==> inputs of 03-11 <==
==> flow/design.v <==
module floating_mult (
  input         s_axis_a_tvalid,
  input  [31:0] s_axis_a_tdata,
  input         s_axis_b_tvalid,
  input  [31:0] s_axis_b_tdata,
  output        m_axis_result_tvalid,
  output [31:0] m_axis_result_tdata
);
wire [31:0] a = s_axis_a_tdata;
wire [31:0] b = s_axis_b_tdata;
wire        sa = a[31];
wire        sb = b[31];
wire [7:0]  ea = a[30:23];
wire [7:0]  eb = b[30:23];
wire [22:0] fa = a[22:0];
wire [22:0] fb = b[22:0];
wire a_zero = (ea == 8'd0);
wire b_zero = (eb == 8'd0);
wire a_inf  = (ea == 8'hFF) && (fa == 23'd0);
wire b_inf  = (eb == 8'hFF) && (fb == 23'd0);
wire a_nan  = (ea == 8'hFF) && (fa != 23'd0);
wire b_nan  = (eb == 8'hFF) && (fb != 23'd0);
wire        s = sa ^ sb;
wire [47:0] p = {1'b1, fa} * {1'b1, fb};
wire signed [10:0] e0 = $signed({3'b000, ea}) + $signed({3'b000, eb}) - 11'sd127;
reg  [22:0] m;
reg         g;
reg         st;
reg  signed [10:0] e1;
always @(*) begin
  if (p[47]) begin
    m  = p[46:24];
    g  = p[23];
    st = |p[22:0];
    e1 = e0 + 11'sd1;
  end else begin
    m  = p[45:23];
    g  = p[22];
    st = |p[21:0];
    e1 = e0;
  end
end
wire        rnd = g & (st | m[0]);
wire [23:0] mr  = {1'b0, m} + {23'd0, rnd};
wire signed [10:0] e2 = mr[23] ? e1 + 11'sd1 : e1;
wire [22:0] mf  = mr[22:0];
reg [31:0] r;
always @(*) begin
  if (a_nan || b_nan || (a_inf && b_zero) || (b_inf && a_zero))
    r = 32'h7FC00000;
  else if (a_inf || b_inf)
    r = {s, 8'hFF, 23'd0};
  else if (a_zero || b_zero)
    r = {s, 31'd0};
  else if (e2 >= 11'sd255)
    r = {s, 8'hFF, 23'd0};
  else if (e2 <= 11'sd0)
    r = {s, 31'd0};
  else
    r = {s, e2[7:0], mf};
end
assign m_axis_result_tdata  = r;
assign m_axis_result_tvalid = 1'b1;
endmodule
module floating_adder (
  input         s_axis_a_tvalid,
  input  [31:0] s_axis_a_tdata,
  input         s_axis_a_tlast,
  input         s_axis_b_tvalid,
  input  [31:0] s_axis_b_tdata,
  output        m_axis_result_tvalid,
  output [31:0] m_axis_result_tdata,
  output        m_axis_result_tlast
);
wire [31:0] a = s_axis_a_tdata;
wire [31:0] b = s_axis_b_tdata;
wire a_zero = (a[30:23] == 8'd0);
wire b_zero = (b[30:23] == 8'd0);
wire a_inf  = (a[30:23] == 8'hFF) && (a[22:0] == 23'd0);
wire b_inf  = (b[30:23] == 8'hFF) && (b[22:0] == 23'd0);
wire a_nan  = (a[30:23] == 8'hFF) && (a[22:0] != 23'd0);
wire b_nan  = (b[30:23] == 8'hFF) && (b[22:0] != 23'd0);
wire        swap = (b[30:0] > a[30:0]);
wire [31:0] x = swap ? b : a;
wire [31:0] y = swap ? a : b;
wire        sx = x[31];
wire        sy = y[31];
wire [7:0]  ex = x[30:23];
wire [7:0]  ey = y[30:23];
wire [7:0]  d  = ex - ey;
wire        sub = sx ^ sy;
wire [26:0] mx = {1'b1, x[22:0], 3'b000};
wire [26:0] my = {1'b1, y[22:0], 3'b000};
wire        far    = (d >= 8'd27);
wire [26:0] my_sh  = far ? 27'd0 : (my >> d[4:0]);
wire [26:0] lost   = far ? my : (my & ~(27'h7FFFFFF << d[4:0]));
wire        sticky = |lost;
wire [26:0] my_al = {my_sh[26:1], my_sh[0] | sticky};
wire [27:0] s0 = sub ? ({1'b0, mx} - {1'b0, my_al}) : ({1'b0, mx} + {1'b0, my_al});
reg  [4:0]  lz;
always @(*) begin
  casez (s0[26:0])
    27'b1??????????????????????????: lz = 5'd0;
    27'b01?????????????????????????: lz = 5'd1;
    27'b001????????????????????????: lz = 5'd2;
    27'b0001???????????????????????: lz = 5'd3;
    27'b00001??????????????????????: lz = 5'd4;
    27'b000001?????????????????????: lz = 5'd5;
    27'b0000001????????????????????: lz = 5'd6;
    27'b00000001???????????????????: lz = 5'd7;
    27'b000000001??????????????????: lz = 5'd8;
    27'b0000000001?????????????????: lz = 5'd9;
    27'b00000000001????????????????: lz = 5'd10;
    27'b000000000001???????????????: lz = 5'd11;
    27'b0000000000001??????????????: lz = 5'd12;
    27'b00000000000001?????????????: lz = 5'd13;
    27'b000000000000001????????????: lz = 5'd14;
    27'b0000000000000001???????????: lz = 5'd15;
    27'b00000000000000001??????????: lz = 5'd16;
    27'b000000000000000001?????????: lz = 5'd17;
    27'b0000000000000000001????????: lz = 5'd18;
    27'b00000000000000000001???????: lz = 5'd19;
    27'b000000000000000000001??????: lz = 5'd20;
    27'b0000000000000000000001?????: lz = 5'd21;
    27'b00000000000000000000001????: lz = 5'd22;
    27'b000000000000000000000001???: lz = 5'd23;
    27'b0000000000000000000000001??: lz = 5'd24;
    27'b00000000000000000000000001?: lz = 5'd25;
    27'b000000000000000000000000001: lz = 5'd26;
    default:                          lz = 5'd27;
  endcase
end
wire [26:0] n  = s0[27] ? {s0[27:2], s0[1] | s0[0]} : (s0[26:0] << lz);
wire signed [9:0] en = s0[27] ? $signed({2'b00, ex}) + 10'sd1
                              : $signed({2'b00, ex}) - $signed({5'd0, lz});
wire        g   = n[2];
wire        st  = n[1] | n[0];
wire [22:0] m   = n[25:3];
wire        rnd = g & (st | m[0]);
wire [23:0] mr  = {1'b0, m} + {23'd0, rnd};
wire signed [9:0] e2 = mr[23] ? en + 10'sd1 : en;
reg [31:0] r;
always @(*) begin
  if (a_nan || b_nan || (a_inf && b_inf && (a[31] != b[31])))
    r = 32'h7FC00000;
  else if (a_inf)
    r = a;
  else if (b_inf)
    r = b;
  else if (a_zero && b_zero)
    r = {a[31] & b[31], 31'd0};
  else if (b_zero)
    r = a;
  else if (a_zero)
    r = b;
  else if (s0 == 28'd0)
    r = 32'd0;
  else if (e2 >= 10'sd255)
    r = {sx, 8'hFF, 23'd0};
  else if (e2 <= 10'sd0)
    r = {sx, 31'd0};
  else
    r = {sx, e2[7:0], mr[22:0]};
end
assign m_axis_result_tdata  = r;
assign m_axis_result_tvalid = 1'b1;
assign m_axis_result_tlast  = 1'b0;
endmodule
module conv_kernel(
	clk,
	rst_n,
	clear,
	i_pixel,
	i_weight,
	o_pixel
);
parameter	WIDTH	=	32;
input					clk;
input					rst_n;
input					clear;
input	[WIDTH-1:0]		i_pixel;
input	[WIDTH-1:0]		i_weight;
output	[WIDTH-1:0]		o_pixel;
reg		[WIDTH-1:0]		o_pixel;
reg		[WIDTH-1:0]		mult_a;
reg		[WIDTH-1:0]		mult_b;
wire	[WIDTH-1:0]		product;
reg		[WIDTH-1:0]		add_a;
reg		[WIDTH-1:0]		add_b;
wire	[WIDTH-1:0]		sum;
always @(posedge clk, negedge rst_n)	begin
	if(!rst_n) begin
		mult_a		<=	32'b0;
		mult_b		<=	32'b0;
	end
	else begin
		mult_a		<=	i_pixel;
		mult_b		<=	i_weight;
	end
end
always @(posedge clk, negedge rst_n)	begin
	if(!rst_n) begin
		add_a		<=	32'b0;
		add_b		<=	32'b0;
	end
	else if (clear) begin
		add_a		<=	32'b0;
		add_b		<=	32'b0;
	end			
	else begin
		add_a		<=	product;
		add_b		<=	sum;
	end
end
always @(posedge clk, negedge rst_n)	begin
	if(!rst_n) begin
		o_pixel		<=	32'b0;
	end
	else if (clear) begin
		o_pixel		<=	32'b0;
	end
	else begin
		o_pixel		<=	sum;
	end
end
floating_adder U_floating_adder (
  .s_axis_a_tvalid(),             
  .s_axis_a_tdata(add_a),               
  .s_axis_a_tlast(),               
  .s_axis_b_tvalid(),             
  .s_axis_b_tdata(add_b),               
  .m_axis_result_tvalid(),   
  .m_axis_result_tdata(sum),     
  .m_axis_result_tlast()     
);
floating_mult U_floating_mult (
  .s_axis_a_tvalid(),             
  .s_axis_a_tdata(mult_a),               
  .s_axis_b_tvalid(),             
  .s_axis_b_tdata(mult_b),               
  .m_axis_result_tvalid(),   
  .m_axis_result_tdata(product)     
);
endmodule
==> flow/run.sh <==
#!/bin/bash
# the make line also repeats each setting of config.mk as NAME=value (left out here)
make -C /OpenROAD-flow-scripts/flow DESIGN_CONFIG=/design/flow/config.mk WORK_HOME=/design/flow/orfs CLKGATE_MAP_FILE= finish
==> flow/config.mk <==
export PLATFORM = sky130hd
export DESIGN_NAME = conv_kernel
export DESIGN_NICKNAME = conv_kernel
export VERILOG_FILES = /design/flow/design.v
export SDC_FILE = /design/flow/constraint.sdc
export NUM_CORES = 4
export LEC_CHECK = 0
export CAP_MARGIN = 20
export CORE_MARGIN = 2
export CORE_UTILIZATION = 54
export SLEW_MARGIN = 20
==> flow/constraint.sdc <==
create_clock -name core_clock -period 11.8 [get_ports {clk}]
set_input_delay 2.3600 -clock core_clock [delete_from_list [all_inputs] [get_ports {clk}]]
set_output_delay 2.3600 -clock core_clock [all_outputs]
set_load 0.01 [all_outputs]
==> 04-20 (differences from 03-11) <==
Settings changed: CELL_PAD_IN_SITES_DETAIL_PLACEMENT from default to 0, CORE_UTILIZATION 54 to 66, CTS_CLUSTER_DIAMETER from default to 272, GPL_ROUTABILITY_DRIVEN from default to 0, MAX_ROUTING_LAYER from default to met4, SLEW_MARGIN 20 to 40.
==> flow/constraint.sdc (replaced) <==
create_clock -name core_clock -period 10.5 [get_ports {clk}]
set_input_delay 2.1000 -clock core_clock [delete_from_list [all_inputs] [get_ports {clk}]]
set_output_delay 2.1000 -clock core_clock [all_outputs]
set_load 0.01 [all_outputs]
==> comparison <==
04-20 finished with negative setup slack left. 03-11 finished with timing, DRC and antenna clean.
Between 03-11 and 04-20, the lower via count is in 03-11 (gap 8.4%, measured against 04-20).
Critical path depth is the same in 04-20 and 03-11.
In 03-11 the cell count is smaller than in 04-20, by 4.6%.
In synthesized cell count, 04-20 and 03-11 do not differ.
In 04-20 the die size is smaller than in 03-11, by 18%.
In 03-11 the clock skew is higher than in 04-20, by 0.60 ps.
